== run A ==
// cpu
module cpu(clock, reset, instruction, read_data, memory_control, PC, ALU_result, write_data);
clock: 11.0 ns
lec_check: 0
cap_margin: 20
core_margin: 2
core_utilization: 40
slew_margin: 20
run.sh (not shown) runs the stock make flow with config.mk's settings and CLKGATE_MAP_FILE=.
Run A closes out successfully: all stages finished, all timing, DRC and antenna checks passed.
Input-level comparison between run B and run A:
Settings: putting SETUP_SLACK_MARGIN at -0.66 where nothing was set; putting CTS_CLUSTER_SIZE at 57 where nothing was set; swapping 40 for 60 in CORE_UTILIZATION; swapping 11.0 for 6.61 in the clock period (ns, I/O delays scaled along).
==> results <==
Lower final RePlAce weighted congestion was reported by run A, not run B.
Run B reports a higher post-CTS setup buffer count than run A does.
The higher quantity of gates resized following cts came out of run B.
On post-placement setup slack: run B sits below run A.
The number of clock sinks was comparable across run A and run B.
Run B: it failed with a tool error in global routing (5_1_grt), so there are no final results.
Run A completed every stage of the flow, and the final layout passed the timing, design-rule and antenna checks.
Against run A, detailed placer's ending HPWL in run B rose slightly.
Synthesized net count: run B vs run A, no meaningful difference
Per the comparison of run B with run A, overall chip area fell by 33%, number of buffers created by CTS fell by 7, maximum buffer depth of the clock tree stayed essentially flat.
--- input diff run B..run C ---
Settings: GPL_TIMING_DRIVEN newly set to 0; CORE_UTILIZATION changed from 60 to 40; CTS_CLUSTER_SIZE changed from 57 to 81; SETUP_SLACK_MARGIN changed from -0.66 to 2.73; the clock period (ns, I/O delays scaled along) changed from 6.61 to 11.0.
Results
Having completed the whole flow, run C delivered a layout that passed the timing, design-rule and antenna checks. Run B failed in global routing (5_1_grt) with ODB-0269. Run B has lower worst slack at placement than run C. The chip area from the yosys synthesis statistics on run B is in line with that on run C. The count of library flops with an enable pin on run C is in line with that on run B. Run C against run B: instance area after placement down 4600 sq um; sequential-to-total area share from yosys stat stayed essentially flat; number of cells after detailed placement went down; number of rows created at floorplan went up 27; effective utilization at floorplan went down 20 points. [compare] base=run B new=run C: number of hold buffers added after cts held steady, port buffer count shrank by about 8%. Compare run C and run B | vertical extent of the die lower: run B.

* * *

Starting RTL as in the previous note.
## cpu
module cpu(clock, reset, instruction, read_data, memory_control, PC, ALU_result, write_data);
clock: 6.09 ns
lec_check: 0
cap_margin: 20
cell_pad_in_sites_detail_placement: 0
core_margin: 2
core_utilization: 58
cts_cluster_size: 29
gpl_timing_driven: 1
max_routing_layer: met4
place_density_lb_addon: 0.17
slew_margin: 20
tns_end_percent: 15
The first run produced a layout that fails on negative setup slack.
Change:
Settings changed: CORE_UTILIZATION 58 to 72, PLACE_DENSITY_LB_ADDON 0.17 to 0.28, SETUP_SLACK_MARGIN set to 1.56, SLEW_MARGIN 20 to 15.
Clock period 6.09 ns to 5.29 ns, I/O delays scaled along.
Effect: With this change the flow failed in global routing (GRT-0116). Die area came out lower by 19%. Synthesized area does not change. Synthesized cell count is unchanged.
Change:
Settings changed: CAP_MARGIN 20 to 35, CELL_PAD_IN_SITES_DETAIL_PLACEMENT 0 to 1, CORE_UTILIZATION 72 to 62, SETUP_SLACK_MARGIN 1.56 to not set.
Clock period 5.29 ns to 6.09 ns, I/O delays scaled along.
Effect:
- The new run died in detailed placement
- synthesized cell count is unchanged
- synthesized area does not change
- die area increases by 16%
Change:
Settings changed: CAP_MARGIN 35 to 20, CELL_PAD_IN_SITES_DETAIL_PLACEMENT 1 to not set, CORE_UTILIZATION 62 to 57, CTS_CLUSTER_SIZE 29 to not set, GPL_TIMING_DRIVEN 1 to not set, MAX_ROUTING_LAYER met4 to not set, PLACE_DENSITY_LB_ADDON 0.28 to 0.05, SETUP_SLACK_MARGIN set to 1.57, SLEW_MARGIN 15 to 20, TNS_END_PERCENT 15 to not set.
Result: With this change the flow finished but fails on negative setup slack; synthesized area stays the same; die area goes up by 8.7%; synthesized cell count stays the same.

* * *

Starting RTL as in the previous note.
clock: 6.09 ns
lec_check: 0
cap_margin: 20
cell_pad_in_sites_detail_placement: 0
core_margin: 2
core_utilization: 58
cts_cluster_size: 59
gpl_timing_driven: 1
max_routing_layer: met4
place_density_lb_addon: 0.16
setup_slack_margin: -0.48
slew_margin: 20
tns_end_percent: 15
The starting point ran to the end with violations: setup timing.
Next try:
CELL_PAD_IN_SITES_DETAIL_PLACEMENT = unset   (was 0)
CORE_UTILIZATION = 57   (was 58)
CTS_CLUSTER_SIZE = 50   (was 59)
GPL_TIMING_DRIVEN = unset   (was 1)
MAX_ROUTING_LAYER = unset   (was met4)
PLACE_DENSITY_LB_ADDON = unset   (was 0.16)
SETUP_SLACK_MARGIN = unset   (was -0.48)
TNS_END_PERCENT = unset   (was 15)
clock period = 6.34 ns   (was 6.09 ns; I/O delays follow)
What happened: The changed run ran to the end with violations: setup timing; area after synthesis does not change; design area is higher slightly; setup slack is worse by 0.033 ns; power is lower by a few percent; count of clock-buffer cells in the layout is higher by 4; sequential share of layout area is lower by 0.74 points; critical path depth does not change; die size is higher slightly; routed wire length is lower by a few percent.
Next try:
CORE_UTILIZATION = 60   (was 57)
CTS_CLUSTER_SIZE = 56   (was 50)
PLACE_DENSITY_LB_ADDON = 0.05   (was unset)
SETUP_SLACK_MARGIN = 1.75   (was unset)
clock period = 6.09 ns   (was 6.34 ns; I/O delays follow)
With this change the flow ended with an error in 5_1_grt on ODB-0269.
Area after synthesis stays the same.
Synthesized cell count stays the same.
Die size fell by about 5%.
Next try:
ABC_AREA = 1   (was unset)
CAP_MARGIN = 35   (was 20)
CELL_PAD_IN_SITES_DETAIL_PLACEMENT = 1   (was unset)
CORE_ASPECT_RATIO = 1.46   (was unset)
CORE_UTILIZATION = 45   (was 60)
CTS_CLUSTER_SIZE = 29   (was 56)
GPL_TIMING_DRIVEN = 1   (was unset)
MAX_ROUTING_LAYER = met4   (was unset)
PLACE_DENSITY_LB_ADDON = 0.28   (was 0.05)
SETUP_SLACK_MARGIN = unset   (was 1.75)
SLEW_MARGIN = 15   (was 20)
TNS_END_PERCENT = 15   (was unset)
After rerunning: The new run did not get past 5_1_grt with GRT-0228. Die size increases by 37%. Synthesized area increases by 2.8%. Synthesized cell count increases by 70%.

* * *

## run 1
Starting RTL as in the previous note.
Settings: LEC_CHECK=0, CAP_MARGIN=0, CELL_PAD_IN_SITES_DETAIL_PLACEMENT=0, CORE_MARGIN=2, CORE_UTILIZATION=72, CTS_CLUSTER_DIAMETER=394, CTS_CLUSTER_SIZE=29, GPL_TIMING_DRIVEN=1, MAX_ROUTING_LAYER=met4, PLACE_DENSITY=0.35, SETUP_SLACK_MARGIN=1.56, SLEW_MARGIN=15, TNS_END_PERCENT=15; clock period 5.29 ns.
Status: run 1 FAILED at global routing (5_1_grt) (tool error)
Input-level comparison between run 2 and run 1:
-- flow/config.mk --
<<< run 1, line 8
export CAP_MARGIN = 0
>>> run 2, line 8
export CAP_MARGIN = 20
<<< run 1, line 11
export CORE_UTILIZATION = 72
export CTS_CLUSTER_DIAMETER = 394
>>> run 2, line 11
export CORE_UTILIZATION = 58
<<< run 1, line 16
export PLACE_DENSITY = 0.35
export SETUP_SLACK_MARGIN = 1.56
export SLEW_MARGIN = 15
>>> run 2, line 15
export PLACE_DENSITY_LB_ADDON = 0.06
export SLEW_MARGIN = 20
==> flow/constraint.sdc <==
create_clock -name core_clock -period 6.09 [get_ports {clock}]
set_input_delay 1.2180 -clock core_clock [delete_from_list [all_inputs] [get_ports {clock}]]
set_output_delay 1.2180 -clock core_clock [all_outputs]
set_load 0.01 [all_outputs]
### Flow results
- As the logs show, run 2 stopped at global routing (5_1_grt) after a tool error, so it never reached the end of the flow.
- Run 2 ends up with a number of buffers created by CTS that is 150% higher than in run 1.
- Measured against run 1, the die height of run 2 comes out at 1.11 times the reference value.
- Die width of run 2 exceeds that of run 1 by more than 10%.
- Taking run 1 as the reference, in run 2 total half-perimeter wirelength after legalization and detailed placement saw a decrease; count of cells resized by post-cts repair saw a decrease; chip footprint saw an increase; area fraction in mux cells saw little to no change.
- Re placeable core region: run 2 is 24% up on run 1.
- What run 1 reported for post-CTS setup-driven buffer insertion count has to be multiplied by 0.79 to get the figure for run 2.
- Diff run 2..run 1 | net count after synthesis | unchanged
## Diff of input files: run 3 against run 2
==> flow/config.mk <==
export PLATFORM = sky130hd
export DESIGN_NAME = cpu
export DESIGN_NICKNAME = cpu
export VERILOG_FILES = /design/flow/design.v
export SDC_FILE = /design/flow/constraint.sdc
export NUM_CORES = 4
export LEC_CHECK = 0
export CAP_MARGIN = 20
export CORE_MARGIN = 2
export CORE_UTILIZATION = 55
export SLEW_MARGIN = 20
==> flow/constraint.sdc <==
create_clock -name core_clock -period 11.0 [get_ports {clock}]
set_input_delay 2.2000 -clock core_clock [delete_from_list [all_inputs] [get_ports {clock}]]
set_output_delay 2.2000 -clock core_clock [all_outputs]
set_load 0.01 [all_outputs]
### Flow results
- Initial cell density of the core, run 3 and run 2: larger value in run 2
- Compared run 3 vs run 2, and quantity of gates resized following cts is down in run 3.
- The height of the die of run 3 exceeds that of run 2 by 8.9 um.
- Note that the cell area reported after detailed placement recorded for run 3 amounts to 0.912 times the value seen in run 2.
- Run 3 reached the final stage; the timing, design-rule and antenna checks on its layout passed.
- The log for run 2 ends in global routing (5_1_grt) with error ODB-0269, so the run never completed.
- Comparing run 2 against run 3, there is no change at all in cell total in the yosys stat output.
- From run 2 to run 3 the numbers moved as follows: sequential fraction of the synthesis area saw little to no change; placement row count saw an increase.
- Run 3 falls short of run 2 in placeable core region.
- Die area | run 3 > run 2
- Number of buffers added for setup after CTS: higher on run 2
[inputs] run 4 vs run 3
-- flow/config.mk --
<<< run 3, line 10
export CORE_UTILIZATION = 55
>>> run 4, line 10
export CORE_UTILIZATION = 62
export CTS_CLUSTER_SIZE = 98
export SETUP_SLACK_MARGIN = 0.97
==> flow/constraint.sdc <==
create_clock -name core_clock -period 3.34 [get_ports {clock}]
set_input_delay 0.6680 -clock core_clock [delete_from_list [all_inputs] [get_ports {clock}]]
set_output_delay 0.6680 -clock core_clock [all_outputs]
set_load 0.01 [all_outputs]
## What came out
Run status, run 4: aborted in global routing (5_1_grt), error GRT-0232. Of run 3 and run 4, run 3 shows the lower post-placement cell count, with run 4 above it. Comparing run 3 against run 4, there is no change at all in mapped cell area. | simple-gate share of the synthesized area | run 3 vs run 4 | ≈ equal |. Per the comparison of run 4 with run 3, vertical die size moved down, number of synthesized register bits level. Delta (run 4 minus run 3): number of enable flip-flop cells essentially unchanged, area fraction in full adders, half adders and majority gates ~0 delta. | area of the die | higher: run 3 |.
No activity file was given, so power comes from the tool's default toggle rates.
